File: run.sh
#!/bin/bash
# the make line also repeats each setting of config.mk as NAME=value (left out here)
make -C /OpenROAD-flow-scripts/flow DESIGN_CONFIG=/design/flow/config.mk WORK_HOME=/design/flow/orfs CLKGATE_MAP_FILE= finish
File: config.mk
export PLATFORM = sky130hd
export DESIGN_NAME = ALU
export DESIGN_NICKNAME = ALU
export VERILOG_FILES = /design/flow/design.v
export SDC_FILE = /design/flow/constraint.sdc
export NUM_CORES = 4
export LEC_CHECK = 0
export CAP_MARGIN = 20
export CORE_MARGIN = 2
export CORE_UTILIZATION = 72
export CTS_CLUSTER_SIZE = 51
export PLACE_DENSITY_LB_ADDON = 0.01
export SETUP_SLACK_MARGIN = 2.39
export SLEW_MARGIN = 20
File: constraint.sdc
create_clock -name core_clock -period 8.35 [get_ports {clk}]
set_input_delay 1.6700 -clock core_clock [delete_from_list [all_inputs] [get_ports {clk}]]
set_output_delay 1.6700 -clock core_clock [all_outputs]
set_load 0.01 [all_outputs]
File: design.v
module ALU (
    input         clk,         
    input         rst,         
    input         i_vld,       
    input  [31:0] i_a,         
    input  [31:0] i_b,         
    input         opcode,      
    output reg [31:0] o_res,   
    output reg    o_res_vld,   
    output reg    overflow     
);
reg         i_vld_stage1;
reg [31:0]  i_a_stage1, i_b_stage1;
reg         opcode_stage1;
always @(posedge clk or posedge rst) begin
    if (rst) begin
        i_vld_stage1  <= 1'b0;
        i_a_stage1    <= 32'b0;
        i_b_stage1    <= 32'b0;
        opcode_stage1 <= 1'b0;
    end else begin
        i_vld_stage1  <= i_vld;
        i_a_stage1    <= i_a;
        i_b_stage1    <= i_b;
        opcode_stage1 <= opcode;
    end
end
reg         opcode_stage2, opcode_stage3, opcode_stage4;
always @(posedge clk or posedge rst) begin
    if (rst) begin
        opcode_stage2 <= 1'b0;
        opcode_stage3 <= 1'b0;
        opcode_stage4 <= 1'b0;
    end else begin
        opcode_stage2 <= opcode_stage1;
        opcode_stage3 <= opcode_stage2;
        opcode_stage4 <= opcode_stage3;
    end
end
wire [31:0] add_res, mul_res;
wire        add_vld, mul_vld;
wire        add_ovf,  mul_ovf;
adder_32bit adder_inst (
    .clk        (clk),
    .rst        (rst),
    .i_vld      (i_vld_stage1),
    .i_a        (i_a_stage1),
    .i_b        (i_b_stage1),
    .o_res      (add_res),
    .o_res_vld  (add_vld),
    .overflow   (add_ovf)
);
multiplier_32bit multiplier_inst (
    .clk        (clk),
    .rst        (rst),
    .i_vld      (i_vld_stage1),
    .i_a        (i_a_stage1),
    .i_b        (i_b_stage1),
    .o_res      (mul_res),
    .o_res_vld  (mul_vld),
    .overflow   (mul_ovf)
);
always @(posedge clk or posedge rst) begin
    if (rst) begin
        o_res     <= 32'b0;
        o_res_vld <= 1'b0;
        overflow  <= 1'b0;
    end else begin
        case (opcode_stage4)
            1'b0: begin   
                o_res     <= add_res;
                o_res_vld <= add_vld;
                overflow  <= add_ovf;
            end
            1'b1: begin   
                o_res     <= mul_res;
                o_res_vld <= mul_vld;
                overflow  <= mul_ovf;
            end
            default: begin
                o_res     <= 32'b0;
                o_res_vld <= 1'b0;
                overflow  <= 1'b0;
            end
        endcase
    end
end
endmodule
module adder_32bit (
    input         clk,
    input         rst,
    input  [31:0] i_a,
    input  [31:0] i_b,
    input         i_vld,
    output reg [31:0] o_res,
    output reg    o_res_vld,
    output reg    overflow
);
wire        sign_a, sign_b;
wire [7:0]  exp_a, exp_b;
wire [23:0] man_a, man_b;   
assign sign_a = i_a[31];
assign sign_b = i_b[31];
assign exp_a  = i_a[30:23];
assign exp_b  = i_b[30:23];
assign man_a = (exp_a == 8'b0) ? {1'b0, i_a[22:0]} : {1'b1, i_a[22:0]};
assign man_b = (exp_b == 8'b0) ? {1'b0, i_b[22:0]} : {1'b1, i_b[22:0]};
wire is_nan_a  = (exp_a == 8'hFF) && (|i_a[22:0]);
wire is_nan_b  = (exp_b == 8'hFF) && (|i_b[22:0]);
wire is_inf_a  = (exp_a == 8'hFF) && (i_a[22:0] == 23'b0);
wire is_inf_b  = (exp_b == 8'hFF) && (i_b[22:0] == 23'b0);
wire is_zero_a = (i_a[30:0] == 31'b0);
wire is_zero_b = (i_b[30:0] == 31'b0);
reg         i_vld_r;
reg         sign_a_r, sign_b_r;
reg  [7:0]  exp_a_r, exp_b_r;
reg  [23:0] man_a_r, man_b_r;
reg         is_nan_a_r, is_nan_b_r;
reg         is_inf_a_r, is_inf_b_r;
reg         is_zero_a_r, is_zero_b_r;
always @(posedge clk or posedge rst) begin
    if (rst) begin
        i_vld_r     <= 1'b0;
        sign_a_r    <= 1'b0; sign_b_r    <= 1'b0;
        exp_a_r     <= 8'b0; exp_b_r     <= 8'b0;
        man_a_r     <= 24'b0; man_b_r    <= 24'b0;
        is_nan_a_r  <= 1'b0; is_nan_b_r  <= 1'b0;
        is_inf_a_r  <= 1'b0; is_inf_b_r  <= 1'b0;
        is_zero_a_r <= 1'b0; is_zero_b_r <= 1'b0;
    end else begin
        i_vld_r     <= i_vld;
        sign_a_r    <= sign_a;    sign_b_r    <= sign_b;
        exp_a_r     <= exp_a;     exp_b_r     <= exp_b;
        man_a_r     <= man_a;     man_b_r     <= man_b;
        is_nan_a_r  <= is_nan_a;  is_nan_b_r  <= is_nan_b;
        is_inf_a_r  <= is_inf_a;  is_inf_b_r  <= is_inf_b;
        is_zero_a_r <= is_zero_a; is_zero_b_r <= is_zero_b;
    end
end
wire [7:0]  exp_diff;
wire [7:0]  shift_amt;
wire [23:0] man_a_aligned, man_b_aligned;
assign exp_diff = (exp_a_r > exp_b_r) ? (exp_a_r - exp_b_r) : (exp_b_r - exp_a_r);
assign shift_amt = (exp_diff > 8'd23) ? 8'd23 : exp_diff;   
assign man_a_aligned = (exp_a_r > exp_b_r) ? man_a_r : (man_a_r >> shift_amt);
assign man_b_aligned = (exp_a_r > exp_b_r) ? (man_b_r >> shift_amt) : man_b_r;
wire [7:0]  exp_larger = (exp_a_r > exp_b_r) ? exp_a_r : exp_b_r;
wire        op_add_sub;   
wire [24:0] sum_raw;      
wire        sign_sum;
assign op_add_sub = sign_a_r ^ sign_b_r;   
assign sum_raw = (sign_a_r == sign_b_r) ? 
                 {1'b0, man_a_aligned} + {1'b0, man_b_aligned} :   
                 (man_a_aligned >= man_b_aligned) ? 
                 {1'b0, man_a_aligned - man_b_aligned} :           
                 {1'b0, man_b_aligned - man_a_aligned};            
assign sign_sum = (sign_a_r == sign_b_r) ? sign_a_r :            
                  (man_a_aligned >= man_b_aligned) ? sign_a_r :  
                  sign_b_r;                                      
wire        add_nan = is_nan_a_r || is_nan_b_r ||
                      ((is_inf_a_r && is_inf_b_r) && (sign_a_r != sign_b_r));
reg         i_vld_r2;
reg [24:0]  sum_raw_r;
reg         sign_sum_r;
reg [7:0]   exp_larger_r;
reg         is_nan_r, is_inf_r, is_zero_r;
always @(posedge clk or posedge rst) begin
    if (rst) begin
        i_vld_r2    <= 1'b0;
        sum_raw_r   <= 25'b0;
        sign_sum_r  <= 1'b0;
        exp_larger_r <= 8'b0;
        is_nan_r    <= 1'b0;
        is_inf_r    <= 1'b0;
        is_zero_r   <= 1'b0;
    end else begin
        i_vld_r2    <= i_vld_r;
        sum_raw_r   <= sum_raw;
        sign_sum_r  <= sign_sum;
        exp_larger_r <= exp_larger;
        is_nan_r    <= add_nan;
        is_inf_r    <= (is_inf_a_r || is_inf_b_r) && !add_nan;
        is_zero_r   <= is_zero_a_r && is_zero_b_r;
    end
end
reg  [23:0] man_norm;
reg  [7:0]  exp_norm;
reg         overflow_norm;
always @(*) begin
    man_norm    = sum_raw_r[23:0];
    exp_norm    = exp_larger_r;
    overflow_norm = 1'b0;
    if (sum_raw_r[24:0] == 25'b0) begin
        man_norm = 24'b0;
        exp_norm = 8'b0;
    end
    else if (~sum_raw_r[24] && ~sum_raw_r[23]) begin   
        if (sum_raw_r[22]) begin
            man_norm = sum_raw_r[23:0] << 1;
            exp_norm = exp_larger_r - 1;
        end else if (sum_raw_r[21]) begin
            man_norm = sum_raw_r[23:0] << 2;
            exp_norm = exp_larger_r - 2;
        end else if (sum_raw_r[20]) begin
            man_norm = sum_raw_r[23:0] << 3;
            exp_norm = exp_larger_r - 3;
        end else if (sum_raw_r[19]) begin
            man_norm = sum_raw_r[23:0] << 4;
            exp_norm = exp_larger_r - 4;
        end else if (sum_raw_r[18]) begin
            man_norm = sum_raw_r[23:0] << 5;
            exp_norm = exp_larger_r - 5;
        end else if (sum_raw_r[17]) begin
            man_norm = sum_raw_r[23:0] << 6;
            exp_norm = exp_larger_r - 6;
        end else begin
            man_norm = sum_raw_r[23:0] << 7;
            exp_norm = exp_larger_r - 7;
        end
    end
    else if (sum_raw_r[24]) begin
        man_norm = sum_raw_r[24:1];
        exp_norm = exp_larger_r + 1;
        overflow_norm = (exp_norm == 8'hFF);   
    end
    if (exp_norm == 8'hFF) overflow_norm = 1'b1;
end
always @(posedge clk or posedge rst) begin
    if (rst) begin
        o_res     <= 32'b0;
        o_res_vld <= 1'b0;
        overflow  <= 1'b0;
    end else if (i_vld_r2) begin
        if (is_nan_r) begin
            o_res <= 32'h7FC0_0000;   
            overflow <= 1'b1;
        end
        else if (is_inf_r) begin
            o_res <= {sign_sum_r, 8'hFF, 23'b0};   
            overflow <= 1'b1;
        end
        else if (is_zero_r) begin
            o_res <= {sign_sum_r, 31'b0};   
            overflow <= 1'b0;
        end
        else if (overflow_norm) begin
            o_res <= {sign_sum_r, 8'hFF, 23'b0};   
            overflow <= 1'b1;
        end
        else begin
            o_res <= {sign_sum_r, exp_norm, man_norm[22:0]};
            overflow <= 1'b0;
        end
        o_res_vld <= 1'b1;
    end else begin
        o_res_vld <= 1'b0;
        o_res     <= 32'b0;
        overflow  <= 1'b0;
    end
end
endmodule
module multiplier_32bit (
    input         clk,
    input         rst,
    input  [31:0] i_a,
    input  [31:0] i_b,
    input         i_vld,
    output reg [31:0] o_res,
    output reg    o_res_vld,
    output reg    overflow
);
wire        sign_a, sign_b;
wire [7:0]  exp_a, exp_b;
wire [23:0] man_a, man_b;
assign sign_a = i_a[31];
assign sign_b = i_b[31];
assign exp_a  = i_a[30:23];
assign exp_b  = i_b[30:23];
assign man_a  = (exp_a == 8'b0) ? {1'b0, i_a[22:0]} : {1'b1, i_a[22:0]};
assign man_b  = (exp_b == 8'b0) ? {1'b0, i_b[22:0]} : {1'b1, i_b[22:0]};
wire is_nan_a  = (exp_a == 8'hFF) && (|i_a[22:0]);
wire is_nan_b  = (exp_b == 8'hFF) && (|i_b[22:0]);
wire is_inf_a  = (exp_a == 8'hFF) && (i_a[22:0] == 23'b0);
wire is_inf_b  = (exp_b == 8'hFF) && (i_b[22:0] == 23'b0);
wire is_zero_a = (i_a[30:0] == 31'b0);
wire is_zero_b = (i_b[30:0] == 31'b0);
reg         i_vld_r;
reg         sign_a_r, sign_b_r;
reg  [7:0]  exp_a_r, exp_b_r;
reg  [23:0] man_a_r, man_b_r;
reg         is_nan_a_r, is_nan_b_r;
reg         is_inf_a_r, is_inf_b_r;
reg         is_zero_a_r, is_zero_b_r;
always @(posedge clk or posedge rst) begin
    if (rst) begin
        i_vld_r     <= 1'b0;
        sign_a_r    <= 1'b0; sign_b_r    <= 1'b0;
        exp_a_r     <= 8'b0; exp_b_r     <= 8'b0;
        man_a_r     <= 24'b0; man_b_r    <= 24'b0;
        is_nan_a_r  <= 1'b0; is_nan_b_r  <= 1'b0;
        is_inf_a_r  <= 1'b0; is_inf_b_r  <= 1'b0;
        is_zero_a_r <= 1'b0; is_zero_b_r <= 1'b0;
    end else begin
        i_vld_r     <= i_vld;
        sign_a_r    <= sign_a;    sign_b_r    <= sign_b;
        exp_a_r     <= exp_a;     exp_b_r     <= exp_b;
        man_a_r     <= man_a;     man_b_r     <= man_b;
        is_nan_a_r  <= is_nan_a;  is_nan_b_r  <= is_nan_b;
        is_inf_a_r  <= is_inf_a;  is_inf_b_r  <= is_inf_b;
        is_zero_a_r <= is_zero_a; is_zero_b_r <= is_zero_b;
    end
end
wire [47:0] product_raw;   
wire        sign_res;
wire [7:0]  exp_raw;
wire [7:0]  exp_calc;
wire        overflow_calc;
wire [23:0] man_rounded;
wire [22:0] man_final;
assign sign_res = sign_a_r ^ sign_b_r;   
assign product_raw = man_a_r * man_b_r;  
assign exp_raw = exp_a_r + exp_b_r - 8'd127;
wire product_msb = product_raw[47];   
wire [47:0] product_shifted = product_msb ? product_raw >> 1 : product_raw;
assign exp_calc = product_msb ? exp_raw + 1 : exp_raw;
wire guard_bit    = product_shifted[23];
wire sticky_bit   = |product_shifted[22:0];
wire round_up     = guard_bit && (sticky_bit || product_shifted[24]);
assign man_rounded = product_shifted[47:24] + round_up;
wire carry_round = man_rounded[23];   
assign man_final = carry_round ? man_rounded[23:1] : man_rounded[22:0];
wire [7:0] exp_final = carry_round ? exp_calc + 1 : exp_calc;
assign overflow_calc = (exp_final == 8'hFF) || (exp_raw > 8'd254);
wire        mul_nan = is_nan_a_r || is_nan_b_r ||
                      ((is_inf_a_r && is_zero_b_r) || (is_zero_a_r && is_inf_b_r));
reg         i_vld_r2;
reg         sign_res_r;
reg [7:0]   exp_final_r;
reg [22:0]  man_final_r;
reg         overflow_calc_r;
reg         is_nan_r, is_inf_r, is_zero_r;
always @(posedge clk or posedge rst) begin
    if (rst) begin
        i_vld_r2        <= 1'b0;
        sign_res_r      <= 1'b0;
        exp_final_r     <= 8'b0;
        man_final_r     <= 23'b0;
        overflow_calc_r <= 1'b0;
        is_nan_r        <= 1'b0;
        is_inf_r        <= 1'b0;
        is_zero_r       <= 1'b0;
    end else begin
        i_vld_r2        <= i_vld_r;
        sign_res_r      <= sign_res;
        exp_final_r     <= exp_final;
        man_final_r     <= man_final;
        overflow_calc_r <= overflow_calc;
        is_nan_r        <= mul_nan;
        is_inf_r        <= (is_inf_a_r || is_inf_b_r) && !mul_nan;
        is_zero_r       <= is_zero_a_r || is_zero_b_r;
    end
end
always @(posedge clk or posedge rst) begin
    if (rst) begin
        o_res     <= 32'b0;
        o_res_vld <= 1'b0;
        overflow  <= 1'b0;
    end else if (i_vld_r2) begin
        if (is_nan_r) begin
            o_res <= 32'h7FC0_0000;   
            overflow <= 1'b1;
        end
        else if (is_inf_r) begin
            o_res <= {sign_res_r, 8'hFF, 23'b0};   
            overflow <= 1'b1;
        end
        else if (is_zero_r) begin
            o_res <= {sign_res_r, 31'b0};   
            overflow <= 1'b0;
        end
        else if (overflow_calc_r) begin
            o_res <= {sign_res_r, 8'hFF, 23'b0};   
            overflow <= 1'b1;
        end
        else begin
            o_res <= {sign_res_r, exp_final_r, man_final_r};
            overflow <= 1'b0;
        end
        o_res_vld <= 1'b1;
    end else begin
        o_res_vld <= 1'b0;
        o_res     <= 32'b0;
        overflow  <= 1'b0;
    end
end
endmodule
==> results of run 1 <==
==> what timing repair did <==
item                       CTS
hold buffers                 0
resized                    365
setup endpoints to repair   57
pin swaps                  138
cloned                       8
setup buffers              152
==> metrics by stage <==
step / utilization (%) / cell area (um2)
after floorplan: - / 40400
after global placement: 80.6 / 43600
after detailed placement: 80.6 / 43600
after CTS: 88.1 / 47600
==> results_dict.tcl, run 1 <==
# collected from the flow reports
set metrics [dict create \
    status "stopped before the end" \
    stop_stage "global routing (5_1_grt)" \
    die-area_mm2 0.0568 \
    yosys.area.top_type_share_pct 24.7 \
    cts_sinks 317 \
    port_buffers 101 \
    htree_num_levels 2 \
    adder_share_pct 33.9 \
    numSynthFlops 317 \
    synthArstFlopShare_pct 100 \
    die_x_um 238 \
    syn_area_mm2 0.0395 \
    most_common_cell "inv_1" \
    synthCells 4469 \
    synth.avg_cell_area_um2 8.84 \
    synthTopCellsByArea "fa_1, dfrtp_1, ha_1" \
    initial_core_util_pct 73.1 \
    synth_cell_types 107 \
    ys_seq_share_pct 20.1 \
    yosys_cells 4469 \
    yosysTopAreaCell "fa_1" \
    clock-root-buffer "clkbuf_16" \
    cts_buffers 35 \
    rows 85 \
    gp_congestion 1.03 \
    ff_type "dfrtp_1" \
    clockBufferDepth 3 \
    place_ws_ns -0.110 \
    coreArea_mm2 0.0540 \
    ioPinCount 102 \
    ys_sh_simple_pct 17.0 \
    netlist_logic_family_top "adder cells" \
    chipHeight_um 238 \
    xor_area_share_pct 2.48 \
    ys_sh_aoi_pct 14.0 \
    post_synth_most_frequent_cells "inv_1, nand2_1, fa_1" \
    synth_nets 5314 \
    edf_count 0 \
    yosysWarnings 3 \
    yosys_area_mm2 0.0395 \
    synthMuxAreaShare_pct 3.50 \
    placedCellCount 5320 \
    place_hpwl_um 96200 \
]
==> run 2, diff against run 1 <==
Settings changed: CTS_CLUSTER_DIAMETER from default to 346, CTS_CLUSTER_SIZE 51 to 37, PLACE_DENSITY_LB_ADDON 0.01 to default, SETUP_SLACK_MARGIN 2.39 to 0.14.
Clock period 8.35 ns to 7.23 ns, I/O delays scaled along.
==> run 2 against run 1 <==
The run again fails in global routing (5_1_grt); die size did not move; area after synthesis did not move; synthesized cell count did not move.
==> results_dict.tcl, run 2 <==
# collected from the flow reports
set metrics [dict create \
    synth_nets 5314 \
    yosys.area.top_type_share_pct 24.7 \
    htree_num_levels 1 \
    coreArea_mm2 0.0540 \
    cts-hold-fix-buffers 0 \
    yosys_cells 4469 \
    xor_area_share_pct 2.48 \
    syn_area_mm2 0.0395 \
    post_synth_most_frequent_cells "inv_1, nand2_1, fa_1" \
    netlist_logic_family_top "adder cells" \
    chipHeight_um 238 \
    grt_use_total_pct 71.1 \
    place_hpwl_um 111000 \
    most_common_cell "inv_1" \
    yosysWarnings 3 \
    synthMuxAreaShare_pct 3.50 \
    synth_cell_types 107 \
    synthCells 4469 \
    status "stopped before the end" \
    rows 85 \
    port_buffers 101 \
    die_x_um 238 \
    gp_congestion 1.04 \
    ys_seq_share_pct 20.1 \
    yosys_area_mm2 0.0395 \
    clockBufferDepth 3 \
    firstError "[ERROR GRT-0116] Global routing finished with congestion. Check the congestion regions in the DRC Viewer." \
    yosysTopAreaCell "fa_1" \
    cts_buffers 12 \
    ys_sh_aoi_pct 14.0 \
    ioPinCount 102 \
    edf_count 0 \
    synth.avg_cell_area_um2 8.84 \
    clock-root-buffer "clkbuf_16" \
    adder_share_pct 33.9 \
    grt_overflow 16 \
    ff_type "dfrtp_1" \
    cts_sinks 317 \
    stop_stage "global routing (5_1_grt)" \
    die-area_mm2 0.0568 \
    ys_sh_simple_pct 17.0 \
    initial_core_util_pct 73.1 \
    synthArstFlopShare_pct 100 \
    synthTopCellsByArea "fa_1, dfrtp_1, ha_1" \
    numSynthFlops 317 \
]
-- run 2: timing repair --
item | CTS
gates resized | 347
buffers inserted | 119
cloned | 6
pin swaps | 152
setup endpoints to repair | 57
-- run 2: metal layers --
metal	global-route usage, %	GRT overflow
met3	53.9	6
met5	24.7	1
met4	68.6	7
met1	70.9	0
met2	90.4	2
-- run 2: per-stage QoR --
stage / area, um2 / worst slack (ns) / util [%] / cells
3_3_place_gp: 46000 / -0.958 / 85.2 / 5662
3_5_place_dp: 46000 / -1.26 / 85.2 / 5662
4_1_cts: 48800 / -1.11 / 90.3 / 5798
2_1_floorplan: 40100 / -0.829 / - / 4469
==> run 3, diff against run 2 <==
Settings changed: CORE_MARGIN 2 to 10, CORE_UTILIZATION 72 to 40, CTS_CLUSTER_DIAMETER 346 to 351, CTS_CLUSTER_SIZE 37 to default, GPL_TIMING_DRIVEN from default to 0, HOLD_SLACK_MARGIN from default to -0.04, PLACE_DENSITY from default to 0.71, SETUP_SLACK_MARGIN 0.14 to default, SLEW_MARGIN 20 to 30.
Clock period 7.23 ns to 9.0 ns, I/O delays scaled along.
==> run 3 against run 2 <==
Synthesized cell count unchanged; die size up 97%; the run now finishes clean; area after synthesis unchanged.
==> results_dict.tcl, run 3 <==
# metrics dict for downstream scripts
set metrics [dict create \
    synth_cell_types 107 \
    hold_depth 0 \
    grt_max_degree 33 \
    ys_sh_simple_pct 17.0 \
    cts_buffers 36 \
    max_slew_margin_pct 27.8 \
    ys_sh_aoi_pct 14.0 \
    yosys.area.top_type_share_pct 24.7 \
    path_clk_slew_ns 0.06 \
    yosysWarnings 3 \
    fin_nets 5563 \
    cp.arrival_ns 9.21 \
    yosys_area_mm2 0.0395 \
    synth_nets 5314 \
    synth.avg_cell_area_um2 8.84 \
    cpMostUsedCell "fa_1" \
    start_kind "flop" \
    initial_core_util_pct 40.3 \
    post_synth_most_frequent_cells "inv_1, nand2_1, fa_1" \
    worst_pin_slew_ns 1.08 \
    yosys_cells 4469 \
    drc 0 \
    post-route-util_pct 47.0 \
    chipHeight_um 334 \
    vias 34100 \
    place_ws_ns -2.84 \
    drt_iter0_drc 3159 \
    gp_congestion 1.01 \
    reg2reg_from "adder_inst.man_b_r[12]" \
    fin_crit_ns 8.79 \
    fmax_mhz 114 \
    syn_area_mm2 0.0395 \
    r2r-end "multiplier_inst.man_final_r[9]" \
    grt_use_total_pct 24.7 \
    fin_skew_ns 0.0427 \
    postRouteWirelength_um 140000 \
    wl_per_cell_um 23.1 \
    coreArea_mm2 0.0981 \
    die-area_mm2 0.112 \
    crit_path_top_delay_cell "fa_1" \
    most_common_cell "inv_1" \
    setup_violations 0 \
    cp-startpoint "adder_inst.man_b_r[12]" \
    worst_path_largest_cell_delay_ns 0.61 \
    edf_count 0 \
    finalSetupTns_ns 0 \
    min_to "multiplier_inst.i_vld_r" \
    vias_per_cell 5.64 \
    maxCapViolCount 0 \
    die_x_um 334 \
    synthMuxAreaShare_pct 3.50 \
    worst_slack_ns 0.209 \
    cts_tree "built" \
    fin_cells 6039 \
    xor_area_share_pct 2.48 \
    netlist_logic_family_top "adder cells" \
    clock.latency.late_pin_ns 0.60 \
    period_used_pct 97.7 \
    critPathTopFamily "adder cells" \
    ys_seq_share_pct 20.1 \
    hp-class "reg -> reg" \
    cp.depth 32 \
    crit_required_ns 9.42 \
    drtPass1Iterations 6 \
    maxSlewViolCount 0 \
    fillCellCount 9170 \
    ff_type "dfrtp_1" \
    synthArstFlopShare_pct 100 \
    rows 115 \
    warnings 97 \
    numSynthFlops 317 \
    clockBufferDepth 3 \
    cts-hold-fix-buffers 0 \
    clock-root-buffer "clkbuf_16" \
    yosysTopAreaCell "fa_1" \
    grt_pass1_wl_um 212000 \
    hp-start "i_vld_stage1" \
    grt_overflow 0 \
    grt_pass1_vias 34600 \
    place_hpwl_um 107000 \
    htree_num_levels 2 \
    cts_sinks 317 \
    placedCellCount 5870 \
    synthCells 4469 \
    ant_nets 0 \
    crit_type "reg -> reg" \
    area_growth_syn_to_layout_pct 16.8 \
    synthTopCellsByArea "fa_1, dfrtp_1, ha_1" \
    regToRegSetupSlack_ns 0.21 \
    ioPinCount 102 \
    logic_area_mm2 0.0287 \
    status "no timing/DRC/antenna violations" \
    worstRegToRegCells 32 \
    antenna_found_initial 10 \
    regArea_mm2 0.00804 \
    endpoint "multiplier_inst.man_final_r[9]" \
    end_kind "flop" \
    critPathMaxFanout 10 \
    path_buffers 7 \
    port_buffers 101 \
    adder_share_pct 33.9 \
    hold_viol_final 0 \
]
-- run 3: layout make-up --
class,count,share of cell area (%)
Clock buffer,46,2.19
Clock inverter,20,0.569
Inverter,661,5.39
Buffer,247,3.79
Timing Repair Buffer,239,4.97
Tap cell,1287,3.49
Sequential cell,317,17.4
Multi-Input combinational cell,3216,62.2
Antenna cell,6,0.0325
-- run 3: what timing repair did --
item                                    CTS  global route
hold endpoints to repair                  0             0
endpoints found under the setup margin   44            51
cloned                                    0             1
pin swaps                                16            47
setup buffers                            62            62
gates resized                           326           180
-- run 3: metal layers --
metal | GRT usage [%] | routed length [um] | up-vias
met3 | 6.43 | 15500 | 379
li1 | - | - | 15000
met4 | 11.4 | 7940 | 4
met2 | 38.6 | 61100 | 1700
met5 | 0 | 33 | -
met1 | 31.7 | 55100 | 16900
-- run 3: per-stage QoR --
stage / hold WS [ns] / cell area (um2)
after floorplan: 0.331 / 39500
after global placement: 0.332 / 42100
after detailed placement: 0.336 / 42400
after CTS: 0.352 / 45000
after global routing: 0.360 / 46100
final: 0.350 / 46100
==> run 4, diff against run 3 <==
Settings changed: CAP_MARGIN 20 to 0, CELL_PAD_IN_SITES_DETAIL_PLACEMENT from default to 1, CORE_ASPECT_RATIO from default to 1.03, CORE_MARGIN 10 to 3, CORE_UTILIZATION 40 to 65, CTS_CLUSTER_DIAMETER 351 to default, GPL_ROUTABILITY_DRIVEN from default to 0, HOLD_SLACK_MARGIN -0.04 to 0.29, MIN_ROUTING_LAYER from default to met2, PLACE_DENSITY 0.71 to 0.44, SLEW_MARGIN 30 to 20, TNS_END_PERCENT from default to 60.
Clock period 9.0 ns to 5.43 ns, I/O delays scaled along.
==> run 4 against run 3 <==
Area after synthesis unchanged; the flow now stops in clock tree synthesis (4_1_cts); synthesized cell count unchanged; die size decreased by 43%.
==> results_dict.tcl, run 4 <==
# collected from the flow reports
set metrics [dict create \
    status "stopped before the end" \
    stop_stage "clock tree synthesis (4_1_cts)" \
    firstError "[ERROR DPL-0033] detailed placement checks failed during check placement." \
    port_buffers 101 \
    adder_share_pct 33.9 \
    ys_sh_simple_pct 17.0 \
    synthTopCellsByArea "fa_1, dfrtp_1, ha_1" \
    numSynthFlops 317 \
    yosysTopAreaCell "fa_1" \
    die-area_mm2 0.0638 \
    synth_cell_types 107 \
    chipHeight_um 256 \
    yosysWarnings 3 \
    initial_core_util_pct 65.8 \
    ioPinCount 102 \
    netlist_logic_family_top "adder cells" \
    coreArea_mm2 0.0600 \
    synth.avg_cell_area_um2 8.84 \
    synthArstFlopShare_pct 100 \
    rows 91 \
    placedCellCount 5371 \
    xor_area_share_pct 2.48 \
    yosys.area.top_type_share_pct 24.7 \
    synthMuxAreaShare_pct 3.50 \
    place_ws_ns -6.67 \
    die_x_um 249 \
    ff_type "dfrtp_1" \
    synth_nets 5314 \
    ys_sh_aoi_pct 14.0 \
    ys_seq_share_pct 20.1 \
    place_hpwl_um 143000 \
    yosys_area_mm2 0.0395 \
    synthCells 4469 \
    post_synth_most_frequent_cells "inv_1, nand2_1, fa_1" \
    yosys_cells 4469 \
    most_common_cell "inv_1" \
    edf_count 0 \
    syn_area_mm2 0.0395 \
]
## run 4: through the flow
step	instance area [um2]	TNS, ns
after floorplan	39500	-133.48
after global placement	41500	-825.99
after detailed placement	41700	-285.37
==> run 5, diff against run 4 <==
Settings changed: CAP_MARGIN 0 to 20, CELL_PAD_IN_SITES_DETAIL_PLACEMENT 1 to default, CORE_ASPECT_RATIO 1.03 to default, CORE_MARGIN 3 to 2, CORE_UTILIZATION 65 to 72, CTS_CLUSTER_DIAMETER from default to 363, CTS_CLUSTER_SIZE from default to 36, GPL_ROUTABILITY_DRIVEN 0 to default, GPL_TIMING_DRIVEN 0 to default, HOLD_SLACK_MARGIN 0.29 to default, MIN_ROUTING_LAYER met2 to default, PLACE_DENSITY 0.44 to default, SETUP_SLACK_MARGIN from default to 0.14, TNS_END_PERCENT 60 to default.
Clock period 5.43 ns to 7.24 ns, I/O delays scaled along.
==> run 5 against run 4 <==
Synthesized cell count stayed put; the run fails in global routing (5_1_grt); area after synthesis unchanged; die size is 11% lower.
==> results_dict.tcl, run 5 <==
# collected from the flow reports
set metrics [dict create \
    status "stopped before the end" \
    stop_stage "global routing (5_1_grt)" \
    firstError "[ERROR GRT-0116] Global routing finished with congestion. Check the congestion regions in the DRC Viewer." \
    adder_share_pct 33.9 \
    most_common_cell "inv_1" \
    numSynthFlops 317 \
    gp_congestion 1.00 \
    yosys.area.top_type_share_pct 24.7 \
    synthTopCellsByArea "fa_1, dfrtp_1, ha_1" \
    cts_buffers 12 \
    syn_area_mm2 0.0395 \
    post_synth_most_frequent_cells "inv_1, nand2_1, fa_1" \
    die_x_um 238 \
    port_buffers 101 \
    synthArstFlopShare_pct 100 \
    chipHeight_um 238 \
    grt_use_total_pct 77.9 \
    clockBufferDepth 3 \
    edf_count 0 \
    rows 85 \
    yosysWarnings 3 \
    grt_overflow 32 \
    synth.avg_cell_area_um2 8.84 \
    synth_cell_types 107 \
    cts_sinks 317 \
    cts-hold-fix-buffers 0 \
    yosysTopAreaCell "fa_1" \
    yosys_cells 4469 \
    initial_core_util_pct 73.1 \
    ys_seq_share_pct 20.1 \
    place_area_mm2 0.0463 \
    place_hpwl_um 114000 \
    synthMuxAreaShare_pct 3.50 \
    clock-root-buffer "clkbuf_16" \
    ff_type "dfrtp_1" \
    synth_nets 5314 \
    netlist_logic_family_top "adder cells" \
    synthCells 4469 \
    placedCellCount 5694 \
    ys_sh_aoi_pct 14.0 \
    htree_num_levels 1 \
    ioPinCount 102 \
    xor_area_share_pct 2.48 \
    yosys_area_mm2 0.0395 \
    die-area_mm2 0.0568 \
    coreArea_mm2 0.0540 \
    ys_sh_simple_pct 17.0 \
]
[run 5: what timing repair did]
| action | 4_1_cts |
|---|---|
| resized | 342 |
| cloned | 7 |
| setup endpoints to repair | 57 |
| pin swaps | 176 |
| setup buffers | 112 |
[run 5: per-layer routing]
| layer | GRT usage (%) | GRT overflow |
|---|---|---|
| met1 | 76.5 | 1 |
| met2 | 92.8 | 12 |
| met3 | 66.2 | 1 |
| met4 | 76.7 | 18 |
| met5 | 40.2 | 0 |
[run 5: metrics by stage]
step / utilization [%] / setup WS, ns
floorplan: - / -0.819
global placement: 85.8 / -0.984
detailed placement: 85.8 / -1.41
CTS: 90.8 / -1.25
==> run 6, diff against run 5 <==
Settings changed: ABC_AREA from default to 1, CORE_MARGIN 2 to 7, CORE_UTILIZATION 72 to 40, CTS_CLUSTER_DIAMETER 363 to 351, CTS_CLUSTER_SIZE 36 to default, GPL_ROUTABILITY_DRIVEN from default to 0, GPL_TIMING_DRIVEN from default to 1, HOLD_SLACK_MARGIN from default to -0.04, PLACE_DENSITY from default to 0.71, SETUP_SLACK_MARGIN 0.14 to default, SLEW_MARGIN 20 to 30.
Clock period 7.24 ns to 10.1 ns, I/O delays scaled along.
==> run 6 against run 5 <==
The run now finishes clean; die size up 100%; area after synthesis up 5.4%; synthesized cell count up 29%.
==> results_dict.tcl, run 6 <==
# metrics dict for downstream scripts
set metrics [dict create \
    status "no timing/DRC/antenna violations" \
    ys_seq_share_pct 19.0 \
    synth_nets 6618 \
    cp.arrival_ns 9.20 \
    ys_sh_simple_pct 24.2 \
    wl_per_cell_um 18.0 \
    crit_path_top_delay_cell "dfrtp_1" \
    setup_violations 0 \
    rows 118 \
    place_area_mm2 0.0438 \
    drtPass1Iterations 7 \
    place_hpwl_um 101000 \
    hp-start "opcode_stage3" \
    grt_use_total_pct 22.6 \
    area_growth_syn_to_layout_pct 8.04 \
    fmax_mhz 114 \
    port_buffers 101 \
    clockBufferDepth 3 \
    warnings 106 \
    synthCells 5773 \
    coreArea_mm2 0.103 \
    grt_pass1_wl_um 205000 \
    fin_crit_ns 8.75 \
    clock-root-buffer "clkbuf_16" \
    grt_overflow 0 \
    synthMuxAreaShare_pct 1.02 \
    adder_share_pct 32.1 \
    syn_area_mm2 0.0416 \
    synth_cell_types 60 \
    most_common_cell "nand2_1" \
    worstRegToRegCells 36 \
    regToRegSetupSlack_ns 1.35 \
    fin_nets 6553 \
    yosys.area.top_type_share_pct 23.5 \
    drc 0 \
    period_used_pct 86.7 \
    synth.avg_cell_area_um2 7.21 \
    yosysTopAreaCell "fa_1" \
    hold_depth 0 \
    critPathMaxFanout 40 \
    ys_sh_aoi_pct 7.57 \
    die-area_mm2 0.113 \
    xor_area_share_pct 1.62 \
    yosys_cells 5773 \
    antenna_found_initial 7 \
    chipHeight_um 337 \
    reg2reg_from "adder_inst.man_a_r[19]" \
    worst_pin_slew_ns 1.04 \
    finalSetupTns_ns 0 \
    edf_count 0 \
    crit_required_ns 10.55 \
    start_kind "flop" \
    r2r-end "multiplier_inst.man_final_r[20]" \
    cts_sinks 317 \
    endpoint "multiplier_inst.man_final_r[20]" \
    initial_core_util_pct 40.3 \
    cts_buffers 34 \
    cts_resized 0 \
    cts_tree "built" \
    ioPinCount 102 \
    netlist_logic_family_top "adder cells" \
    stdcell_area_mm2 0.0450 \
    post_cts_buffers 0 \
    rsz0062_at_grt "no" \
    htree_num_levels 2 \
    drt_iter0_drc 3816 \
    placedCellCount 7052 \
    cpMostUsedCell "nand2_1" \
    path_buffers 8 \
    clock.latency.late_pin_ns 0.58 \
    yosysWarnings 3 \
    end_kind "flop" \
    critPathTopFamily "adder cells" \
    grt_pass1_vias 38200 \
    synthArstFlopShare_pct 100 \
    maxCapViolCount 0 \
    numSynthFlops 317 \
    post-route-util_pct 43.5 \
    cp.depth 36 \
    max_slew_margin_pct 30.9 \
    path_clk_slew_ns 0.06 \
    hp-class "reg -> reg" \
    post_synth_most_frequent_cells "nand2_1, inv_1, fa_1" \
    cts-hold-fix-buffers 0 \
    die_x_um 337 \
    ff_type "dfrtp_1" \
    postRouteWirelength_um 128000 \
    min_to "opcode_stage4" \
    maxSlewViolCount 0 \
    worst_path_largest_cell_delay_ns 0.76 \
    vias 37300 \
    vias_per_cell 5.25 \
    grt_max_degree 162 \
    hold_viol_final 0 \
    synthTopCellsByArea "fa_1, dfrtp_1, nand2_1" \
    yosys_area_mm2 0.0416 \
    crit_type "reg -> reg" \
    ant_nets 0 \
    cp-startpoint "adder_inst.man_a_r[19]" \
    fin_cells 7118 \
    fin_skew_ns 0.0283 \
]
[run 6: final cells by class]
type	instances	area, um2
Antenna cell	4	10.0
Clock buffer	47	991
Clock inverter	15	169
Fill cell	10400	58400
Inverter	1308	4910
Multi-Input combinational cell	3885	27700
Sequential cell	317	7950
Tap cell	1380	1730
Timing Repair Buffer	162	1490
[run 6: metrics by stage]
stage / setup WS (ns) / hold WS (ns)
floorplan: 2.63 / 0.331
global placement: 1.25 / 0.332
detailed placement: 1.47 / 0.335
CTS: 1.42 / 0.346
global route: 0.838 / 0.351
finish: 1.35 / 0.341
[run 6: per-layer routing]
metal,routed length [um],share of wire (%),global-route usage [%],vias to the layer above
met4,9100,7.1,13.0,4
met5,27,0.021,0,-
met2,58600,46,37.2,1850
met1,49300,38,28.0,17800
met3,11300,8.8,3.92,500
li1,-,-,-,17200
==> run 7, diff against run 6 <==
Settings changed: ABC_AREA 1 to default, CORE_MARGIN 7 to 2, CORE_UTILIZATION 40 to 72, CTS_CLUSTER_DIAMETER 351 to default, CTS_CLUSTER_SIZE from default to 34, GPL_ROUTABILITY_DRIVEN 0 to default, GPL_TIMING_DRIVEN 1 to default, HOLD_SLACK_MARGIN -0.04 to -0.08, PLACE_DENSITY 0.71 to 0.68, SETUP_SLACK_MARGIN from default to 2.33, SLEW_MARGIN 30 to 20.
Clock period 10.1 ns to 8.07 ns, I/O delays scaled along.
==> run 7 against run 6 <==
The run now fails in global routing (5_1_grt); die size fell by 50%; area after synthesis decreased by 5.1%; synthesized cell count down 23%.
==> results_dict.tcl, run 7 <==
# collected from the flow reports
set metrics [dict create \
    place_area_mm2 0.0448 \
    synthMuxAreaShare_pct 3.50 \
    stop_stage "global routing (5_1_grt)" \
    firstError "[ERROR GRT-0232] Routing congestion too high. Check the congestion heatmap in the GUI." \
    clock-root-buffer "clkbuf_16" \
    netlist_logic_family_top "adder cells" \
    die-area_mm2 0.0568 \
    synth_cell_types 107 \
    adder_share_pct 33.9 \
    coreArea_mm2 0.0540 \
    ff_type "dfrtp_1" \
    gp_congestion 1.01 \
    ys_seq_share_pct 20.1 \
    cts-hold-fix-buffers 0 \
    initial_core_util_pct 73.1 \
    synth.avg_cell_area_um2 8.84 \
    port_buffers 101 \
    clockBufferDepth 3 \
    grt_overflow 583 \
    status "stopped before the end" \
    place_ws_ns -0.437 \
    yosys_cells 4469 \
    most_common_cell "inv_1" \
    synthArstFlopShare_pct 100 \
    rows 85 \
    edf_count 0 \
    yosys.area.top_type_share_pct 24.7 \
    synthTopCellsByArea "fa_1, dfrtp_1, ha_1" \
    grt_use_total_pct 86.2 \
    syn_area_mm2 0.0395 \
    yosysWarnings 3 \
    xor_area_share_pct 2.48 \
    placedCellCount 5447 \
    cts_buffers 35 \
    ys_sh_aoi_pct 14.0 \
    die_x_um 238 \
    ioPinCount 102 \
    htree_num_levels 2 \
    synth_nets 5314 \
    yosysTopAreaCell "fa_1" \
    post_synth_most_frequent_cells "inv_1, nand2_1, fa_1" \
    yosys_area_mm2 0.0395 \
    ys_sh_simple_pct 17.0 \
    chipHeight_um 238 \
    synthCells 4469 \
    numSynthFlops 317 \
    cts_sinks 317 \
    place_hpwl_um 105000 \
]
[run 7: stage by stage]
stage | hold WS [ns] | util [%]
2_1_floorplan | 0.331 | -
3_3_place_gp | 0.332 | 82.9
3_5_place_dp | 0.336 | 82.9
4_1_cts | 0.350 | 90.2
[run 7: what timing repair did]
| item | in CTS |
|---|---|
| pin swaps | 157 |
| setup buffers | 141 |
| gates resized | 340 |
| gates cloned | 8 |
| setup endpoints to repair | 57 |
[run 7: metal layers]
layer,overflow,GRT usage [%]
met1,18,84.3
met2,287,97.7
met3,46,77.5
met4,230,87.6
met5,2,52.0
==> run 8, diff against run 7 <==
Settings changed: CORE_UTILIZATION 72 to 71, CTS_CLUSTER_SIZE 34 to 37, GPL_ROUTABILITY_DRIVEN from default to 1, HOLD_SLACK_MARGIN -0.08 to -0.07, MAX_ROUTING_LAYER from default to met5, PLACE_DENSITY 0.68 to 0.35, SETUP_SLACK_MARGIN 2.33 to 2.32.
Clock period 8.07 ns to 8.06 ns, I/O delays scaled along.
==> run 8 against run 7 <==
The layout now fails its checks (capacitance limit, slew limit, setup timing); die size rose by 1.4%; area after synthesis did not move; synthesized cell count did not move.
==> results_dict.tcl, run 8 <==
# metrics dict for downstream scripts
set metrics [dict create \
    status "finished with violations" \
    check.faults "capacitance limit, slew limit, setup timing" \
    post_synth_most_frequent_cells "inv_1, nand2_1, fa_1" \
    clockBufferDepth 3 \
    finalSetupTns_ns -47.35 \
    maxSlewViolCount 2 \
    fin_skew_ns 0.0632 \
    setup_violations 57 \
    hp-class "reg -> reg" \
    place_ws_ns -0.540 \
    clock.latency.late_pin_ns 0.65 \
    synthCells 4469 \
    r2r-end "adder_inst.sum_raw_r[23]" \
    clock-root-buffer "clkbuf_16" \
    synthArstFlopShare_pct 100 \
    yosysWarnings 3 \
    period_used_pct 115 \
    ys_sh_simple_pct 17.0 \
    post-route-util_pct 90.6 \
    grt_overflow 0 \
    critPathMaxFanout 22 \
    ff_type "dfrtp_1" \
    synth.avg_cell_area_um2 8.84 \
    drtPass1Iterations 12 \
    regArea_mm2 0.00797 \
    worst_path_largest_cell_delay_ns 0.91 \
    crit_required_ns 8.54 \
    critPathTopFamily "AND-OR/OR-AND gates" \
    regToRegSetupSlack_ns -1.23 \
    postRouteWirelength_um 161000 \
    fmax_mhz 108 \
    place_hpwl_um 93900 \
    die-area_mm2 0.0575 \
    xor_area_share_pct 2.48 \
    fin_nets 5777 \
    antenna_found_initial 17 \
    drc 0 \
    path_buffers 8 \
    cts_sinks 317 \
    area_growth_syn_to_layout_pct 26.3 \
    cp.depth 35 \
    synth_nets 5314 \
    most_common_cell "inv_1" \
    netlist_logic_family_top "adder cells" \
    start_kind "flop" \
    die_x_um 240 \
    edf_count 0 \
    yosys_area_mm2 0.0395 \
    worst_pin_slew_ns 1.77 \
    grt_use_total_pct 48.9 \
    coreArea_mm2 0.0551 \
    crit_path_top_delay_cell "o211ai_1" \
    grt_pass1_wl_um 215000 \
    maxCapViolCount 1 \
    warnings 108 \
    ys_seq_share_pct 20.1 \
    chipHeight_um 240 \
    initial_core_util_pct 71.7 \
    vias_per_cell 6.90 \
    vias 39500 \
    hold_depth 0 \
    crit_type "reg -> reg" \
    port_buffers 101 \
    cp.arrival_ns 9.77 \
    hold_viol_final 0 \
    cpMostUsedCell "a21oi_2" \
    adder_share_pct 33.9 \
    yosysTopAreaCell "fa_1" \
    synth_cell_types 107 \
    worst_slack_ns -1.23 \
    fin_cells 5720 \
    htree_num_levels 2 \
    ioPinCount 102 \
    ys_sh_aoi_pct 14.0 \
    cp-startpoint "multiplier_inst.exp_b_r[5]" \
    drt_iter0_drc 5785 \
    grt_max_degree 194 \
    endpoint "adder_inst.sum_raw_r[23]" \
    fin_crit_ns 9.29 \
    path_clk_slew_ns 0.07 \
    yosys.area.top_type_share_pct 24.7 \
    grt_pass1_vias 37900 \
    hp-start "opcode_stage3" \
    rows 86 \
    reg2reg_from "multiplier_inst.exp_b_r[5]" \
    cts_tree "built" \
    synthMuxAreaShare_pct 3.50 \
    yosys_cells 4469 \
    end_kind "flop" \
    syn_area_mm2 0.0395 \
    wl_per_cell_um 28.1 \
    rsz0062_at_grt "yes" \
    fillCellCount 2267 \
    min_to "opcode_stage4" \
    placedCellCount 5467 \
    worstRegToRegCells 35 \
    gp_congestion 1.06 \
    cts_buffers 35 \
    numSynthFlops 317 \
    ant_nets 0 \
    max_slew_margin_pct -19.2 \
    logic_area_mm2 0.0308 \
    synthTopCellsByArea "fa_1, dfrtp_1, ha_1" \
]
## run 8: per-layer routing
layer | up-vias | share of wire [%] | GRT usage, %
met5 | - | 0.44 | 0
met4 | 34 | 11 | 29.1
met3 | 1559 | 16 | 15.6
met2 | 3860 | 42 | 76.1
met1 | 18600 | 31 | 60.1
li1 | 15400 | - | -
## run 8: repair_timing
| action | 4_1_cts | 5_1_grt |
|---|---|---|
| gates resized | 311 | 261 |
| pin swaps | 117 | 120 |
| setup buffers | 106 | 60 |
| endpoints found under the setup margin | 57 | 57 |
| gates cloned | 6 | 3 |
| hold buffers | 0 | 0 |
## run 8: stage by stage
| stage | area [um2] | hold slack (ns) |
|---|---|---|
| final | 49900 | 0.355 |
| after global routing | 49900 | 0.356 |
| after CTS | 48100 | 0.355 |
| after detailed placement | 44600 | 0.336 |
| after global placement | 44600 | 0.333 |
| after floorplan | 40600 | 0.331 |
## run 8: cell type report
type / instances / area share (%)
multi-input cells: 3217 / 61.8
inverters: 661 / 4.99
clock buffers: 45 / 1.93
diodes: 14 / 0.0702
clock inverters: 18 / 0.451
flip-flops and latches: 317 / 16.0
repair buffers: 700 / 12.9
well taps: 748 / 1.88
==> run 9, diff against run 8 <==
Settings changed: CORE_UTILIZATION 71 to 72, CTS_CLUSTER_DIAMETER from default to 363, CTS_CLUSTER_SIZE 37 to 42, GPL_ROUTABILITY_DRIVEN 1 to default, HOLD_SLACK_MARGIN -0.07 to default, MAX_ROUTING_LAYER met5 to default, PLACE_DENSITY 0.35 to default, PLACE_DENSITY_LB_ADDON from default to 0.15, SETUP_SLACK_MARGIN 2.32 to 1.7.
Clock period 8.06 ns to 5.84 ns, I/O delays scaled along.
==> run 9 against run 8 <==
The flow now stops in global routing (5_1_grt); die size fell by 1.4%; area after synthesis did not move; synthesized cell count did not move.
==> results_dict.tcl, run 9 <==
# collected from the flow reports
set metrics [dict create \
    status "stopped before the end" \
    stop_stage "global routing (5_1_grt)" \
    firstError "[ERROR GRT-0232] Routing congestion too high. Check the congestion heatmap in the GUI." \
    synth_nets 5314 \
    yosysWarnings 3 \
    coreArea_mm2 0.0540 \
    cts-hold-fix-buffers 0 \
    synthCells 4469 \
    clockBufferDepth 3 \
    place_area_mm2 0.0474 \
    grt_overflow 1430 \
    ys_sh_aoi_pct 14.0 \
    htree_num_levels 1 \
    most_common_cell "inv_1" \
    xor_area_share_pct 2.48 \
    yosys.area.top_type_share_pct 24.7 \
    ys_seq_share_pct 20.1 \
    gp_congestion 1.03 \
    syn_area_mm2 0.0395 \
    adder_share_pct 33.9 \
    post_synth_most_frequent_cells "inv_1, nand2_1, fa_1" \
    initial_core_util_pct 73.1 \
    port_buffers 101 \
    yosys_area_mm2 0.0395 \
    ioPinCount 102 \
    ff_type "dfrtp_1" \
    cts_sinks 317 \
    die-area_mm2 0.0568 \
    synthMuxAreaShare_pct 3.50 \
    grt_use_total_pct 91.2 \
    die_x_um 238 \
    synthArstFlopShare_pct 100 \
    yosysTopAreaCell "fa_1" \
    edf_count 0 \
    synth_cell_types 107 \
    chipHeight_um 238 \
    place_hpwl_um 112000 \
    ys_sh_simple_pct 17.0 \
    synthTopCellsByArea "fa_1, dfrtp_1, ha_1" \
    place_ws_ns -2.80 \
    clock-root-buffer "clkbuf_16" \
    netlist_logic_family_top "adder cells" \
    synth.avg_cell_area_um2 8.84 \
    numSynthFlops 317 \
    yosys_cells 4469 \
    cts_buffers 11 \
    rows 85 \
]
## run 9: per-layer routing
| metal | overflow | GRT usage (%) |
|---|---|---|
| met1 | 30 | 87.3 |
| met3 | 54 | 80.3 |
| met5 | 10 | 56.0 |
| met2 | 890 | 105 |
| met4 | 446 | 96.6 |
## run 9: per-stage QoR
step | std cells
CTS | 5969
global placement | 5793
floorplan | 4469
detailed placement | 5793
## run 9: repair_timing
item | CTS
endpoints found under the setup margin | 80
pin swaps | 166
gates resized | 403
buffers inserted | 153
cloned | 11
==> run 10, diff against run 9 <==
Settings changed: CELL_PAD_IN_SITES_DETAIL_PLACEMENT from default to 0, CORE_ASPECT_RATIO from default to 0.95, CORE_UTILIZATION 72 to 36, CTS_CLUSTER_DIAMETER 363 to 261, CTS_CLUSTER_SIZE 42 to default, GPL_ROUTABILITY_DRIVEN from default to 1, MAX_ROUTING_LAYER from default to met5, MIN_ROUTING_LAYER from default to met2, PLACE_DENSITY_LB_ADDON 0.15 to 0.06, SETUP_SLACK_MARGIN 1.7 to 2.84, SLEW_MARGIN 20 to 5.
Clock period 5.84 ns to 11.6 ns, I/O delays scaled along.
==> run 10 against run 9 <==
The run now finishes clean; area after synthesis unchanged; synthesized cell count unchanged; die size up 98%.
==> results_dict.tcl, run 10 <==
# metrics dict for downstream scripts
set metrics [dict create \
    status "no timing/DRC/antenna violations" \
    cp-startpoint "adder_inst.man_a_r[14]" \
    area_growth_syn_to_layout_pct 17.1 \
    synthArstFlopShare_pct 100 \
    rsz0062_at_grt "no" \
    worst_path_largest_cell_delay_ns 0.69 \
    ioPinCount 102 \
    maxSlewViolCount 0 \
    path_buffers 8 \
    coreArea_mm2 0.109 \
    xor_area_share_pct 2.48 \
    clockBufferDepth 3 \
    antenna_found_initial 0 \
    drc 0 \
    die-area_mm2 0.112 \
    fin_cells 6043 \
    ant_nets 0 \
    yosys_cells 4469 \
    critPathMaxFanout 8 \
    synthMuxAreaShare_pct 3.50 \
    ff_type "dfrtp_1" \
    ys_seq_share_pct 20.1 \
    clock.latency.late_pin_ns 0.60 \
    ys_sh_aoi_pct 14.0 \
    fin_crit_ns 8.58 \
    max_slew_margin_pct 20.0 \
    numSynthFlops 317 \
    r2r-end "multiplier_inst.man_final_r[1]" \
    chipHeight_um 327 \
    drt_iter0_drc 6732 \
    fin_nets 5412 \
    maxCapViolCount 0 \
    ys_sh_simple_pct 17.0 \
    initial_core_util_pct 36.3 \
    syn_area_mm2 0.0395 \
    wl_per_cell_um 24.3 \
    worstRegToRegCells 28 \
    setup_violations 0 \
    reg2reg_from "adder_inst.man_a_r[14]" \
    gp_congestion 0.959 \
    hp-start "i_b_stage1[31]" \
    netlist_logic_family_top "adder cells" \
    die_x_um 344 \
    finalSetupTns_ns 0 \
    warnings 102 \
    vias_per_cell 7.42 \
    critPathTopFamily "adder cells" \
    hold_depth 0 \
    yosys_area_mm2 0.0395 \
    cp.depth 28 \
    postRouteWirelength_um 147000 \
    worst_pin_slew_ns 1.19 \
    synthCells 4469 \
    cts_buffers 34 \
    hold_viol_final 0 \
    hp-class "reg -> reg" \
    period_used_pct 73.9 \
    htree_num_levels 2 \
    crit_path_top_delay_cell "fa_1" \
    path_clk_slew_ns 0.07 \
    synth_cell_types 107 \
    clock-root-buffer "clkbuf_16" \
    place_ws_ns 1.72 \
    vias 44900 \
    cts_sinks 317 \
    hold-worst-slack_ns 0.341 \
    place_hpwl_um 103000 \
    start_kind "flop" \
    regToRegSetupSlack_ns 3.02 \
    grt_pass1_wl_um 215000 \
    cts_tree "built" \
    yosysTopAreaCell "fa_1" \
    grt_use_total_pct 38.1 \
    worst_slack_ns 3.02 \
    drtPass1Iterations 12 \
    rows 118 \
    post_synth_most_frequent_cells "inv_1, nand2_1, fa_1" \
    cpMostUsedCell "fa_1" \
    min_to "multiplier_inst.sign_b_r" \
    port_buffers 101 \
    fin_skew_ns 0.0492 \
    synthTopCellsByArea "fa_1, dfrtp_1, ha_1" \
    yosysWarnings 3 \
    yosys.area.top_type_share_pct 24.7 \
    grt_pass1_vias 51300 \
    crit_required_ns 12.04 \
    grt_max_degree 103 \
    most_common_cell "inv_1" \
    placedCellCount 5813 \
    adder_share_pct 33.9 \
    end_kind "flop" \
    synth_nets 5314 \
    synth.avg_cell_area_um2 8.84 \
    fmax_mhz 117 \
    endpoint "multiplier_inst.man_final_r[1]" \
    grt_overflow 0 \
    cp.arrival_ns 9.02 \
    edf_count 0 \
    crit_type "reg -> reg" \
]
[run 10: final cells by class]
type                       count  area (um2)
clock buffer                  47         990
fill                       10900       62700
inverter                     661        2480
timing repair buffer         335        3460
multi-input combinational   3218       29200
antenna                       11        27.5
sequential                   317        8080
tap                         1440        1800
clock inverter                14         201
[run 10: metrics by stage]
step           util (%)  instance area (um2)
3_5_place_dp       38.5                41900
3_3_place_gp       38.5                41900
4_1_cts            40.3                43900
2_1_floorplan         -                39500
6_report           42.5                46300
5_1_grt            42.4                46200
[run 10: timing repair]
action                                  in CTS  in global routing
hold buffers                                 0                  0
buffers inserted                            32                118
endpoints found under the setup margin      54                 56
gates resized                              122                238
hold endpoints to repair                     0                  0
pin swaps                                   19                 80
cloned                                       2                  3
[run 10: layer usage]
layer / GRT usage, % / up-vias / share of wire, %
met2: 40.7 / 12800 / 45
met3: 56.0 / 1228 / 44
met1: - / 16100 / 0
met5: 23.4 / - / 2.4
met4: 6.38 / 100 / 8.5
li1: - / 14600 / -
==> run 11, diff against run 10 <==
Settings changed: ABC_AREA from default to 1, CELL_PAD_IN_SITES_DETAIL_PLACEMENT 0 to default, CELL_PAD_IN_SITES_GLOBAL_PLACEMENT from default to 1, CORE_ASPECT_RATIO 0.95 to 1.8, CORE_UTILIZATION 36 to 40, CTS_CLUSTER_DIAMETER 261 to 39, HOLD_SLACK_MARGIN from default to 0.24, MAX_ROUTING_LAYER met5 to default, MIN_ROUTING_LAYER met2 to default, PLACE_DENSITY_LB_ADDON 0.06 to 0.17, SETUP_SLACK_MARGIN 2.84 to 0.96.
Clock period 11.6 ns to 9.0 ns, I/O delays scaled along.
==> run 11 against run 10 <==
Wire length is 3.4% higher; clock skew shrank 0.016 ns; flip-flop count stayed put; non-clock buffer count down 11; count of clock-buffer cells in the layout fell by 2; critical path type unchanged; largest cell class unchanged.
==> results_dict.tcl, run 11 <==
# metrics dict for downstream scripts
set metrics [dict create \
    worst_slack_ns 1.29 \
    reg2reg_from "adder_inst.man_a_r[19]" \
    grt_pass1_wl_um 229000 \
    hold_viol_final 0 \
    numSynthFlops 317 \
    gp_congestion 0.985 \
    grt_use_total_pct 28.6 \
    fmax_mhz 130 \
    path_buffers 10 \
    cts-hold-fix-buffers 0 \
    synthCells 5773 \
    drtPass1Iterations 6 \
    ant_nets 0 \
    synth.avg_cell_area_um2 7.21 \
    cp.depth 38 \
    chipHeight_um 437 \
    synth_nets 6618 \
    period_used_pct 85.7 \
    postRouteWirelength_um 152000 \
    fillCellCount 10700 \
    initial_core_util_pct 40.4 \
    yosys_area_mm2 0.0416 \
    syn_area_mm2 0.0416 \
    drc 0 \
    critPathTopFamily "adder cells" \
    vias 37000 \
    fin_nets 6719 \
    cts_sinks 317 \
    warnings 102 \
    place_area_mm2 0.0445 \
    worst_path_largest_cell_delay_ns 0.58 \
    critPathMaxFanout 7 \
    cp-startpoint "adder_inst.man_a_r[19]" \
    cts_buffers 38 \
    clock.latency.late_pin_ns 0.59 \
    adder_share_pct 32.1 \
    crit_required_ns 9.48 \
    grt_overflow 0 \
    ioPinCount 102 \
    drt_iter0_drc 1893 \
    ff_type "dfrtp_1" \
    die-area_mm2 0.107 \
    antenna_found_initial 5 \
    yosysTopAreaCell "fa_1" \
    place_ws_ns 0.239 \
    port_buffers 101 \
    yosys.area.top_type_share_pct 23.5 \
    xor_area_share_pct 1.62 \
    post_synth_most_frequent_cells "nand2_1, inv_1, fa_1" \
    synthTopCellsByArea "fa_1, dfrtp_1, nand2_1" \
    hp-start "opcode_stage3" \
    grt_pass1_vias 38900 \
    crit_type "reg -> reg" \
    most_common_cell "nand2_1" \
    area_growth_syn_to_layout_pct 13.2 \
    clockBufferDepth 3 \
    crit_path_top_delay_cell "fa_1" \
    stdcell_area_mm2 0.0471 \
    rsz0062_at_grt "yes" \
    ys_seq_share_pct 19.0 \
    ys_sh_simple_pct 24.2 \
    fin_crit_ns 7.71 \
    rows 158 \
    clock-root-buffer "clkbuf_16" \
    regToRegSetupSlack_ns 1.29 \
    cpMostUsedCell "inv_1" \
    end_kind "flop" \
    synth_cell_types 60 \
    endpoint "multiplier_inst.man_final_r[20]" \
    cp.arrival_ns 8.19 \
    maxCapViolCount 0 \
    status "no timing/DRC/antenna violations" \
    worstRegToRegCells 38 \
    wl_per_cell_um 20.9 \
    coreArea_mm2 0.103 \
    place_hpwl_um 125000 \
    max_slew_margin_pct 36.7 \
    synthArstFlopShare_pct 100 \
    start_kind "flop" \
    hold_depth 0 \
    netlist_logic_family_top "adder cells" \
    worst_pin_slew_ns 0.949 \
    maxSlewViolCount 0 \
    r2r-end "multiplier_inst.man_final_r[20]" \
    vias_per_cell 5.09 \
    cts_tree "built" \
    fin_skew_ns 0.0328 \
    edf_count 0 \
    yosysWarnings 3 \
    hp-class "reg -> reg" \
    min_to "opcode_stage4" \
    ys_sh_aoi_pct 7.57 \
    htree_num_levels 2 \
    synthMuxAreaShare_pct 1.02 \
    die_x_um 245 \
    setup_violations 0 \
    post-route-util_pct 45.7 \
    grt_max_degree 141 \
    path_clk_slew_ns 0.06 \
    yosys_cells 5773 \
    finalSetupTns_ns 0 \
]
## run 11: cell type report
class	instances	area (um2)	area share [%]
Sequential cell	317	8030	17.0
Tap cell	1360	1700	3.61
Inverter	1308	4910	10.4
Clock buffer	45	1020	2.16
Antenna cell	4	10.0	0.0212
Multi-Input combinational cell	3885	28100	59.7
Timing Repair Buffer	324	3000	6.36
Clock inverter	24	348	0.738
## run 11: what timing repair did
item,CTS,global route
gates resized,62,111
endpoints found under the setup margin,32,32
buffers inserted,14,63
pin swaps,1,17
## run 11: per-stage QoR
stage	instances	hold slack (ns)
2_1_floorplan	5773	0.331
3_3_place_gp	7117	0.332
3_5_place_dp	7117	0.335
4_1_cts	7200	0.350
5_1_grt	7267	0.359
6_report	7267	0.347
## run 11: layer usage
layer	share of wire (%)	track usage, %	up-vias
met5	0	0	-
met2	54	55.3	1030
li1	-	-	17500
met4	9.3	21.6	0
met3	2.9	1.40	456
met1	34	28.5	18000
==> run 12, diff against run 11 <==
Settings changed: ABC_AREA 1 to default, CAP_MARGIN 20 to 0, CELL_PAD_IN_SITES_DETAIL_PLACEMENT from default to 2, CELL_PAD_IN_SITES_GLOBAL_PLACEMENT 1 to default, CORE_ASPECT_RATIO 1.8 to 1.1, CORE_UTILIZATION 40 to 25, CTS_CLUSTER_DIAMETER 39 to 76, CTS_CLUSTER_SIZE from default to 61, GPL_TIMING_DRIVEN from default to 1, HOLD_SLACK_MARGIN 0.24 to -0.06, MIN_ROUTING_LAYER from default to met2, PLACE_DENSITY_LB_ADDON 0.17 to 0.26, SETUP_SLACK_MARGIN 0.96 to 0.56, SLEW_MARGIN 5 to 20.
Clock period 9.0 ns to 15.6 ns, I/O delays scaled along.
==> run 12 against run 11 <==
Still clean on timing, DRC and antenna; hold slack improved by 0.0089 ns; critical path depth fell by 12; global-route usage fell by 0.31 points; sequential share of layout area is 1.2 points higher; die size grew 51%; final area is 7.4% lower; register-to-register slack improved by 4.0 ns.
==> results_dict.tcl, run 12 <==
# metrics dict for downstream scripts
set metrics [dict create \
    synth_nets 5314 \
    cts_sinks 317 \
    cp-startpoint "adder_inst.man_a_r[13]" \
    grt_pass1_wl_um 234000 \
    fmax_mhz 97.3 \
    die-area_mm2 0.161 \
    worstRegToRegCells 26 \
    regToRegSetupSlack_ns 5.32 \
    hold_depth 0 \
    warnings 100 \
    synthTopCellsByArea "fa_1, dfrtp_1, ha_1" \
    synth_cell_types 107 \
    synthMuxAreaShare_pct 3.50 \
    clockBufferDepth 3 \
    drtPass1Iterations 7 \
    drc 0 \
    critPathTopFamily "adder cells" \
    end_kind "flop" \
    worst_pin_slew_ns 1.10 \
    antenna_found_initial 0 \
    synthArstFlopShare_pct 100 \
    crit_type "reg -> reg" \
    yosysTopAreaCell "fa_1" \
    most_common_cell "inv_1" \
    fin_nets 5228 \
    rows 153 \
    synthCells 4469 \
    grt_use_total_pct 28.3 \
    coreArea_mm2 0.158 \
    vias 44600 \
    cp.depth 26 \
    ioPinCount 102 \
    area_growth_syn_to_layout_pct 10.5 \
    netlist_logic_family_top "adder cells" \
    worst_path_largest_cell_delay_ns 0.77 \
    maxCapViolCount 0 \
    chipHeight_um 421 \
    yosys_cells 4469 \
    placedCellCount 6448 \
    cpMostUsedCell "fa_1" \
    grt_max_degree 131 \
    xor_area_share_pct 2.48 \
    hold_viol_final 0 \
    grt_overflow 0 \
    path_clk_slew_ns 0.11 \
    clock-root-buffer "clkbuf_16" \
    postRouteWirelength_um 154000 \
    gp_congestion 0.951 \
    die_x_um 383 \
    finalSetupTns_ns 0 \
    fin_cells 6500 \
    ys_sh_aoi_pct 14.0 \
    ys_seq_share_pct 20.1 \
    post_synth_most_frequent_cells "inv_1, nand2_1, fa_1" \
    ant_nets 0 \
    grt_pass1_vias 54300 \
    yosysWarnings 3 \
    clock.latency.late_pin_ns 0.66 \
    crit_required_ns 16.15 \
    adder_share_pct 33.9 \
    cts_tree "built" \
    syn_area_mm2 0.0395 \
    vias_per_cell 6.86 \
    min_to "o_res_vld" \
    post_cts_buffers 0 \
    ys_sh_simple_pct 17.0 \
    reg2reg_from "adder_inst.man_a_r[13]" \
    yosys_area_mm2 0.0395 \
    period_used_pct 65.9 \
    synth.avg_cell_area_um2 8.84 \
    port_buffers 101 \
    numSynthFlops 317 \
    ff_type "dfrtp_1" \
    cts_resized 0 \
    hp-start "multiplier_inst.o_res_vld" \
    rsz0062_at_grt "no" \
    endpoint "multiplier_inst.overflow_calc_r" \
    drt_iter0_drc 6498 \
    max_slew_margin_pct 26.3 \
    status "no timing/DRC/antenna violations" \
    path_buffers 4 \
    critPathMaxFanout 38 \
    initial_core_util_pct 25.1 \
    hold-worst-slack_ns 0.356 \
    wl_per_cell_um 23.7 \
    setup_violations 0 \
    hp-class "reg -> reg" \
    fillCellCount 17700 \
    cts_buffers 23 \
    cts-hold-fix-buffers 0 \
    r2r-end "multiplier_inst.overflow_calc_r" \
    cp.arrival_ns 10.83 \
    yosys.area.top_type_share_pct 24.7 \
    fin_crit_ns 10.28 \
    place_hpwl_um 112000 \
    crit_path_top_delay_cell "dfrtp_1" \
    fin_skew_ns 0.0790 \
    htree_num_levels 1 \
    maxSlewViolCount 0 \
    start_kind "flop" \
    edf_count 0 \
]
==> run 12: cell type report <==
cell class,instances,area [um2],share of cell area [%]
Multi-Input combinational cell,3216,28100,64.4
Timing Repair Buffer,164,1490,3.41
Inverter,661,2490,5.70
Sequential cell,317,7950,18.2
Antenna cell,8,20.0,0.0459
Clock inverter,18,408,0.934
Tap cell,2092,2620,6.00
Clock buffer,24,579,1.33
==> run 12: routing by layer <==
metal | up-vias | track usage, % | share of wire [%]
met3 | 1241 | 38.2 | 41
met4 | 74 | 3.92 | 7.1
met2 | 13400 | 33.8 | 50
li1 | 14200 | - | -
met1 | 15700 | - | 0
met5 | - | 11.9 | 1.3
==> run 12: metrics by stage <==
stage	utilization [%]	worst slack (ns)	cell area [um2]
6_report	27.7	5.32	43700
5_1_grt	27.7	4.91	43600
4_1_cts	27.7	5.63	43600
3_5_place_dp	27.0	5.65	42600
3_3_place_gp	27.0	5.68	42600
2_1_floorplan	-	3.71	39500
